Setup of try-pepper:
Design fir_filter, start of the top module:
module fir_filter(
    input               		clk,
    input               		n_rst,
    input  		signed	[7:0] 	din,    
    output reg 	signed 	[7:0] 	dout 
);
Settings: LEC_CHECK=0, CAP_MARGIN=15, CELL_PAD_IN_SITES_DETAIL_PLACEMENT=0, CORE_ASPECT_RATIO=1.93, CORE_MARGIN=4, CORE_UTILIZATION=24, CTS_CLUSTER_SIZE=66, GPL_TIMING_DRIVEN=1, PLACE_DENSITY=0.44, SLEW_MARGIN=20, TNS_END_PERCENT=10; clock period 8.79 ns.
run.sh (not shown) runs the stock make flow with config.mk's settings and CLKGATE_MAP_FILE=.
Both conditions hold for try-pepper: the flow ran to the end and the final layout passed the timing, design-rule and antenna checks.
Changes in try-quartz relative to try-pepper:
- setting PLACE_DENSITY_LB_ADDON to 0.14 for the first time
- removing CELL_PAD_IN_SITES_DETAIL_PLACEMENT (formerly 0)
- changing CORE_UTILIZATION from 24 to 70
- removing TNS_END_PERCENT (formerly 10)
- setting ABC_AREA to 1 for the first time
- removing GPL_TIMING_DRIVEN (formerly 1)
- changing CORE_MARGIN from 4 to 2
- removing CTS_CLUSTER_SIZE (formerly 66)
- removing CORE_ASPECT_RATIO (formerly 1.93)
- changing CAP_MARGIN from 15 to 20
- removing PLACE_DENSITY (formerly 0.44)
- changing the clock period (ns, I/O delays scaled along) from 8.79 to 4.52
==> comparison <==
Measured against try-quartz, the non-clock buffer count in the final layout of try-pepper comes out at 0.28 times the reference value.
Changes observed in try-quartz relative to try-pepper: clock skew roughly the same, global-route track usage on met2 higher, met2 routed wirelength lower, cell count along the critical path higher, summed area of non-filler cells in the final layout higher.
Compared with try-pepper, try-quartz shows cell area after technology mapping higher by about 4.5%.
Compared with try-pepper, try-quartz shows a higher final worst-path cycle share.
In try-quartz the implementation completed, yet the final layout does not meet the checks, the culprit being negative setup slack.
Re routing usage on met1: try-pepper and try-quartz aren't equal, and the lower value belongs to try-pepper.
> inputs changed (try-quartz -> try-harbor)
- CTS_CLUSTER_DIAMETER newly set to 27
- SETUP_SLACK_MARGIN newly set to 1.13
- CORE_UTILIZATION changed from 70 to 72
- PLACE_DENSITY newly set to 0.36
- PLACE_DENSITY_LB_ADDON removed (was 0.14)
- the clock period (ns, I/O delays scaled along) changed from 4.52 to 4.64
==> comparison <==
- The worst-case setup slack after placement of try-harbor is higher than that of try-quartz.
- What ended try-harbor was a tool error in clock tree synthesis (4_1_cts); the run never finished.
- Re area of the core region: try-harbor is 3.3% down on try-quartz.
- Going from try-quartz to try-harbor, vertical die size lower, horizontal die size lower, die size lower, starting density of the core higher.
- try-harbor -> try-quartz: total cells reported by yosys after synthesis delta 0, exact match

========
== build 94 ==
The RTL this note starts from:
==> flow/design.v <==
module fir_filter(
    input               		clk,
    input               		n_rst,
    input  		signed	[7:0] 	din,    
    output reg 	signed 	[7:0] 	dout 
);
localparam signed B0 = -24;
localparam signed B1 = -21;
localparam signed B2 =   0;
localparam signed B3 =  37;
localparam signed B4 =  80;
localparam signed B5 = 114;
localparam signed B6 = 127;
reg signed [7:0] din_d;
reg signed [7:0] din_d1;
reg signed [7:0] din_d2;
reg signed [7:0] din_d3;
reg signed [7:0] din_d4;
reg signed [7:0] din_d5;
reg signed [7:0] din_d6;
reg signed [7:0] din_d7;
reg signed [7:0] din_d8;
reg signed [7:0] din_d9;
reg signed [7:0] din_d10;
reg signed [7:0] din_d11;
reg signed [7:0] din_d12;
wire signed [8:0] sum_w0;
wire signed [8:0] sum_w1;
wire signed [8:0] sum_w2;
wire signed [8:0] sum_w3;
wire signed [8:0] sum_w4;
wire signed [8:0] sum_w5;
wire signed [8:0] sum_w6;
wire signed [16:0] mul_0;
wire signed [16:0] mul_1;
wire signed [16:0] mul_2;
wire signed [16:0] mul_3;
wire signed [16:0] mul_4;
wire signed [16:0] mul_5;
wire signed [16:0] mul_6;
reg signed [16:0] mul_0d;
reg signed [16:0] mul_1d;
reg signed [16:0] mul_2d;
reg signed [16:0] mul_3d;
reg signed [16:0] mul_4d;
reg signed [16:0] mul_5d;
reg signed [16:0] mul_6d;
wire signed [17:0] sum_w00;
wire signed [17:0] sum_w01;
wire signed [17:0] sum_w02;
wire signed [17:0] sum_w03;
reg signed [17:0] sum_w00d;
reg signed [17:0] sum_w01d;
reg signed [17:0] sum_w02d;
reg signed [17:0] sum_w03d;
wire signed [18:0] sum_w000;
wire signed [18:0] sum_w001;
wire signed [19:0] sum_all;
wire signed [7:0] sum_finish;
always @(posedge clk or negedge n_rst) begin
	if (!n_rst) begin 
		din_d <= 8'h0;
	end
	else begin 
		din_d <= din;
	end
end
always @(posedge clk or negedge n_rst) begin
    if (!n_rst) begin 
        dout <= 8'sd0;
	end
    else begin 
        dout <= sum_finish;
	end
end
always @(posedge clk or negedge n_rst) begin
    if (!n_rst) begin
        din_d1  <= 8'sd0; 
        din_d2  <= 8'sd0; 
        din_d3  <= 8'sd0; 
        din_d4  <= 8'sd0;
        din_d5  <= 8'sd0; 
        din_d6  <= 8'sd0; 
        din_d7  <= 8'sd0; 
        din_d8  <= 8'sd0;
        din_d9  <= 8'sd0; 
        din_d10 <= 8'sd0; 
        din_d11 <= 8'sd0; 
        din_d12 <= 8'sd0;
    end else begin
        din_d1  <= din_d;
        din_d2  <= din_d1;
        din_d3  <= din_d2;
        din_d4  <= din_d3;
        din_d5  <= din_d4;
        din_d6  <= din_d5;
        din_d7  <= din_d6;
        din_d8  <= din_d7;
        din_d9  <= din_d8;
        din_d10 <= din_d9;
        din_d11 <= din_d10;
        din_d12 <= din_d11;
    end
end
assign sum_w0 = $signed(din_d) + $signed(din_d12);
assign sum_w1 = $signed(din_d1) + $signed(din_d11);
assign sum_w2 = $signed(din_d2) + $signed(din_d10);
assign sum_w3 = $signed(din_d3) + $signed(din_d9);
assign sum_w4 = $signed(din_d4) + $signed(din_d8);
assign sum_w5 = $signed(din_d5) + $signed(din_d7);
assign sum_w6 = {din_d6[7], din_d6};   
assign mul_0 = $signed(B0) * $signed(sum_w0);
assign mul_1 = $signed(B1) * $signed(sum_w1);
assign mul_2 = $signed(B2) * $signed(sum_w2);
assign mul_3 = $signed(B3) * $signed(sum_w3);
assign mul_4 = $signed(B4) * $signed(sum_w4);
assign mul_5 = $signed(B5) * $signed(sum_w5);
assign mul_6 = $signed(B6) * $signed(sum_w6);
always @(posedge clk or negedge n_rst) begin
    if (!n_rst) begin 
        mul_0d <= 17'sd0;
        mul_1d <= 17'sd0;
        mul_2d <= 17'sd0;
        mul_3d <= 17'sd0;
        mul_4d <= 17'sd0;
        mul_5d <= 17'sd0;
        mul_6d <= 17'sd0;
    end 
	else begin 
        mul_0d <= mul_0;
        mul_1d <= mul_1;
        mul_2d <= mul_2;
        mul_3d <= mul_3;
        mul_4d <= mul_4;
        mul_5d <= mul_5;
        mul_6d <= mul_6;
    end
end
assign sum_w00 = $signed(mul_0d) + $signed(mul_1d); 
assign sum_w01 = $signed(mul_2d) + $signed(mul_3d); 
assign sum_w02 = $signed(mul_4d) + $signed(mul_5d);
assign sum_w03 = $signed(mul_6d);
always @(posedge clk or negedge n_rst) begin
    if (!n_rst) begin
        sum_w00d <= 18'sd0;
        sum_w01d <= 18'sd0;
        sum_w02d <= 18'sd0;
        sum_w03d <= 18'sd0;
    end 
	else begin
        sum_w00d <= sum_w00;
        sum_w01d <= sum_w01;
        sum_w02d <= sum_w02;
        sum_w03d <= sum_w03;
    end
end
assign sum_w000 = $signed(sum_w00d) + $signed(sum_w01d); 
assign sum_w001 = $signed(sum_w02d) + $signed(sum_w03d);
assign sum_all = $signed(sum_w000) + $signed(sum_w001);
assign sum_finish =	((sum_all[19]) && (sum_all[18:16] != 3'b111))? 8'h81 : 
 					((!sum_all[19]) && (sum_all[18:16] != 3'b000))? 8'h7F : sum_all[16:9];
endmodule
make LEC_CHECK=0 ABC_AREA=1 CAP_MARGIN=20 CORE_MARGIN=2 CORE_UTILIZATION=72 CTS_CLUSTER_SIZE=32 PLACE_DENSITY=0.8 SETUP_SLACK_MARGIN=1.13 SLEW_MARGIN=20 finish   # period 4.64 ns
As the logs show, build 94 stopped at global routing (5_1_grt) after a tool error, so it never reached the end of the flow.
The following lists how build 31 was set up differently from build 94:
- a change of CORE_UTILIZATION from 72 to 57
- a deleted PLACE_DENSITY that had been 0.8
- a change of SETUP_SLACK_MARGIN from 1.13 to -0.19
- a deleted ABC_AREA that had been 1
- a deleted CTS_CLUSTER_SIZE that had been 32
- a change of the clock period (ns, I/O delays scaled along) from 4.64 to 3.18
Results
Build 94 did not finish; the tool stopped in global routing (5_1_grt) with error GRT-0232. Every stage of build 31 finished as expected; the final checks, on the other hand, flagged setup timing, which means the layout fails. Summary of build 31 over build 94: synthesized instance count -246, core area went up by about 22%, sequential share of the synthesized area saw an increase.
> inputs changed (build 31 -> build 60)
- setting GPL_TIMING_DRIVEN to 0 for the first time
- changing CORE_UTILIZATION from 57 to 40
- removing SETUP_SLACK_MARGIN (formerly -0.19)
- changing SLEW_MARGIN from 20 to 0
- changing the clock period (ns, I/O delays scaled along) from 3.18 to 6.0
--- outcome ---
Build 60 | status: complete | timing, DRC, antenna: pass
On detailed-routed wire length on met3, the higher figure sits with build 31, not build 60.
Comparing build 31 against build 60, there is no change at all in basic-gate share of the synthesized area counting and, or, nand and nor cells.
Changes observed in build 60 relative to build 31: routed length on met2 decreased 30%, number of standard cells after synthesis essentially unchanged.

========
## v6
// fir_filter: RTL as listed in full above, without the edits since
make LEC_CHECK=0 CAP_MARGIN=20 CORE_MARGIN=2 CORE_UTILIZATION=55 SETUP_SLACK_MARGIN=0.88 SLEW_MARGIN=20 TNS_END_PERCENT=5 finish   # period 3.18 ns
Nothing crashed in v6 and all stages finished; the problem is that the final layout failed, the offending checks being negative setup slack.
#### Input delta (v7 over v6)
- CORE_UTILIZATION changed from 55 to 40
- SETUP_SLACK_MARGIN removed (was 0.88)
- TNS_END_PERCENT removed (was 5)
- the clock period (ns, I/O delays scaled along) changed from 3.18 to 5.55
[summary]
After synthesis and placement, the instance count of v7 is below that of v6.
v7 ends up with lower post-layout period usage of the worst path than v6 does.
Wire: v7 routes less than v6
v7 reached the end of the flow, and the finished layout is clean on the timing, design-rule and antenna checks.
Diff v7..v6 | total count of hold-check failures in the final report | negligible
On global-route usage, the lower figure sits with v7, not v6.

========
// fir_filter: RTL as listed in full above, without the edits since
Settings: LEC_CHECK=0, CAP_MARGIN=30, CELL_PAD_IN_SITES_DETAIL_PLACEMENT=2, CORE_ASPECT_RATIO=1.82, CORE_MARGIN=2, CORE_UTILIZATION=40, CTS_CLUSTER_SIZE=34, GPL_TIMING_DRIVEN=0, MAX_ROUTING_LAYER=met4, MIN_ROUTING_LAYER=met2, PLACE_DENSITY_LB_ADDON=0.07, SLEW_MARGIN=5; clock period 6.0 ns.
The baseline completed without violations.
Change:
Settings changed: CELL_PAD_IN_SITES_DETAIL_PLACEMENT 2 to 1, CORE_MARGIN 2 to 9, GPL_ROUTABILITY_DRIVEN set to 0, GPL_TIMING_DRIVEN 0 to 1, MIN_ROUTING_LAYER met2 to met1, SLEW_MARGIN 5 to 25.
What happened:
- The new run ran to the end with no violations
- synthesized cell count does not change
- fmax climbs by 2.6%
- design area falls by about 0.66%
- first-iteration DRC count decreases by 83%

========
// fir_filter: RTL as listed in full above, without the edits since
Settings: LEC_CHECK=0, ABC_AREA=0, CAP_MARGIN=20, CORE_MARGIN=2, CORE_UTILIZATION=72, CTS_CLUSTER_DIAMETER=337, CTS_CLUSTER_SIZE=98, PLACE_DENSITY=0.85, SETUP_SLACK_MARGIN=0.81, SLEW_MARGIN=20, TNS_END_PERCENT=10; clock period 3.0 ns.
The first run did not get past global routing (5_1_grt).
Change:
==> flow/config.mk (replaced) <==
export PLATFORM = sky130hd
export DESIGN_NAME = fir_filter
export DESIGN_NICKNAME = fir_filter
export VERILOG_FILES = /design/flow/design.v
export SDC_FILE = /design/flow/constraint.sdc
export NUM_CORES = 4
export LEC_CHECK = 0
export ABC_AREA = 1
export CAP_MARGIN = 20
export CORE_MARGIN = 2
export CORE_UTILIZATION = 72
export PLACE_DENSITY_LB_ADDON = 0.19
export SETUP_SLACK_MARGIN = -0.11
export SLEW_MARGIN = 20
==> flow/constraint.sdc (replaced) <==
create_clock -name core_clock -period 4.73 [get_ports {clk}]
set_input_delay 0.9460 -clock core_clock [delete_from_list [all_inputs] [get_ports {clk}]]
set_output_delay 0.9460 -clock core_clock [all_outputs]
set_load 0.01 [all_outputs]
With this change the flow completed and failed the layout checks on setup timing. Synthesized cell count increases by 18%. Die area increases by 4.3%. Area after synthesis increases by about 4.5%.
Change:
--- a/flow/config.mk
+++ b/flow/config.mk
@@ -10,5 +10,6 @@
 export CORE_MARGIN = 2
 export CORE_UTILIZATION = 72
-export PLACE_DENSITY_LB_ADDON = 0.19
-export SETUP_SLACK_MARGIN = -0.11
+export CTS_CLUSTER_SIZE = 74
+export PLACE_DENSITY_LB_ADDON = 0.05
+export SETUP_SLACK_MARGIN = 1.51
 export SLEW_MARGIN = 20
==> flow/constraint.sdc (replaced) <==
create_clock -name core_clock -period 5.14 [get_ports {clk}]
set_input_delay 1.0280 -clock core_clock [delete_from_list [all_inputs] [get_ports {clk}]]
set_output_delay 1.0280 -clock core_clock [all_outputs]
set_load 0.01 [all_outputs]
Outcome: This time the run aborted during global routing (5_1_grt). Synthesized cell count does not change. Die area is unchanged. Area after synthesis is unchanged.

========
RTL: the design.v shown in full above, as it stands there.
clock: 6.0 ns
lec_check: 0
cap_margin: 30
cell_pad_in_sites_detail_placement: 1
core_aspect_ratio: 1.82
core_margin: 2
core_utilization: 40
cts_cluster_size: 34
gpl_routability_driven: 0
gpl_timing_driven: 1
max_routing_layer: met4
min_routing_layer: met2
place_density_lb_addon: 0.07
setup_slack_margin: -0.6
slew_margin: 20
Next try:
Settings changed: ABC_AREA from default to 1, CAP_MARGIN 30 to 20, CELL_PAD_IN_SITES_DETAIL_PLACEMENT 1 to default, CORE_ASPECT_RATIO 1.82 to 0.72, CORE_MARGIN 2 to 10, CTS_CLUSTER_SIZE 34 to default, GPL_ROUTABILITY_DRIVEN 0 to default, GPL_TIMING_DRIVEN 1 to 0, MAX_ROUTING_LAYER met4 to default, PLACE_DENSITY_LB_ADDON 0.07 to default, SETUP_SLACK_MARGIN -0.6 to default, SLEW_MARGIN 20 to 35.
The changed run finished clean. Via count goes up by roughly a tenth. Non-clock buffer count goes down by 5. Count of clock-buffer cells in the layout went down by 3. Hold slack got worse by 3.7 ps. Fmax is higher by a few percent. Register-to-register slack is better by 130 ps. Global-route usage shrinks by 11 points. Wire length falls by about a fifth. Setup slack improved by 130 ps.
Next try:
Settings changed: CAP_MARGIN 20 to 30, CELL_PAD_IN_SITES_GLOBAL_PLACEMENT from default to 0, CORE_ASPECT_RATIO 0.72 to 0.63, CTS_CLUSTER_SIZE from default to 63, MIN_ROUTING_LAYER met2 to met1.
Outcome: The new run went through all stages and came out clean. Clock skew grows by 8.6 ps. Maximum frequency climbs by 1.9%. Routed wire length hardly moves. Setup slack gets better by 100 ps. Sequential cell count stays the same. Design area is lower by 0.38%.
Next try:
Settings changed: ABC_AREA 1 to default, CAP_MARGIN 30 to 20, CELL_PAD_IN_SITES_GLOBAL_PLACEMENT 0 to default, CORE_ASPECT_RATIO 0.63 to default, CORE_MARGIN 10 to 2, CORE_UTILIZATION 40 to 50, CTS_CLUSTER_SIZE 63 to default, GPL_TIMING_DRIVEN 0 to default, MIN_ROUTING_LAYER met1 to default, SETUP_SLACK_MARGIN from default to 0.88, SLEW_MARGIN 35 to 20.
Clock period 6.0 ns to 4.72 ns, I/O delays scaled along.
What happened: The changed run ran to the end with violations: setup timing; design area grows by 10%; global-route usage went up by 5.9 points; worst setup slack gets worse by 740 ps; count of clock-buffer cells in the layout came out higher by 9; area after synthesis goes down by 4.3%; die area went down by 34%; core utilization rose by 20 points; via count is lower by 5.2%; flip-flop count does not change.
Next try:
Settings changed: CORE_UTILIZATION 50 to 65, SETUP_SLACK_MARGIN 0.88 to default.
Clock period 4.72 ns to 3.08 ns, I/O delays scaled along.
Result:
- Now the flow aborted during 5_1_grt (ODB-0269)
- area after synthesis is unchanged
- die size goes down by 23%
- synthesized cell count stays the same
Next try:
Settings changed: ABC_AREA from default to 1, CORE_UTILIZATION 65 to 70, CTS_CLUSTER_SIZE from default to 51, PLACE_DENSITY_LB_ADDON from default to 0.14, SETUP_SLACK_MARGIN from default to 1.12.
Clock period 3.08 ns to 3.9 ns, I/O delays scaled along.
Effect:
- The new run aborted during 5_1_grt on DPL-0038
- area after synthesis went up by 4.5%
- synthesized cell count is higher by 18%
- die size drops by 2.9%
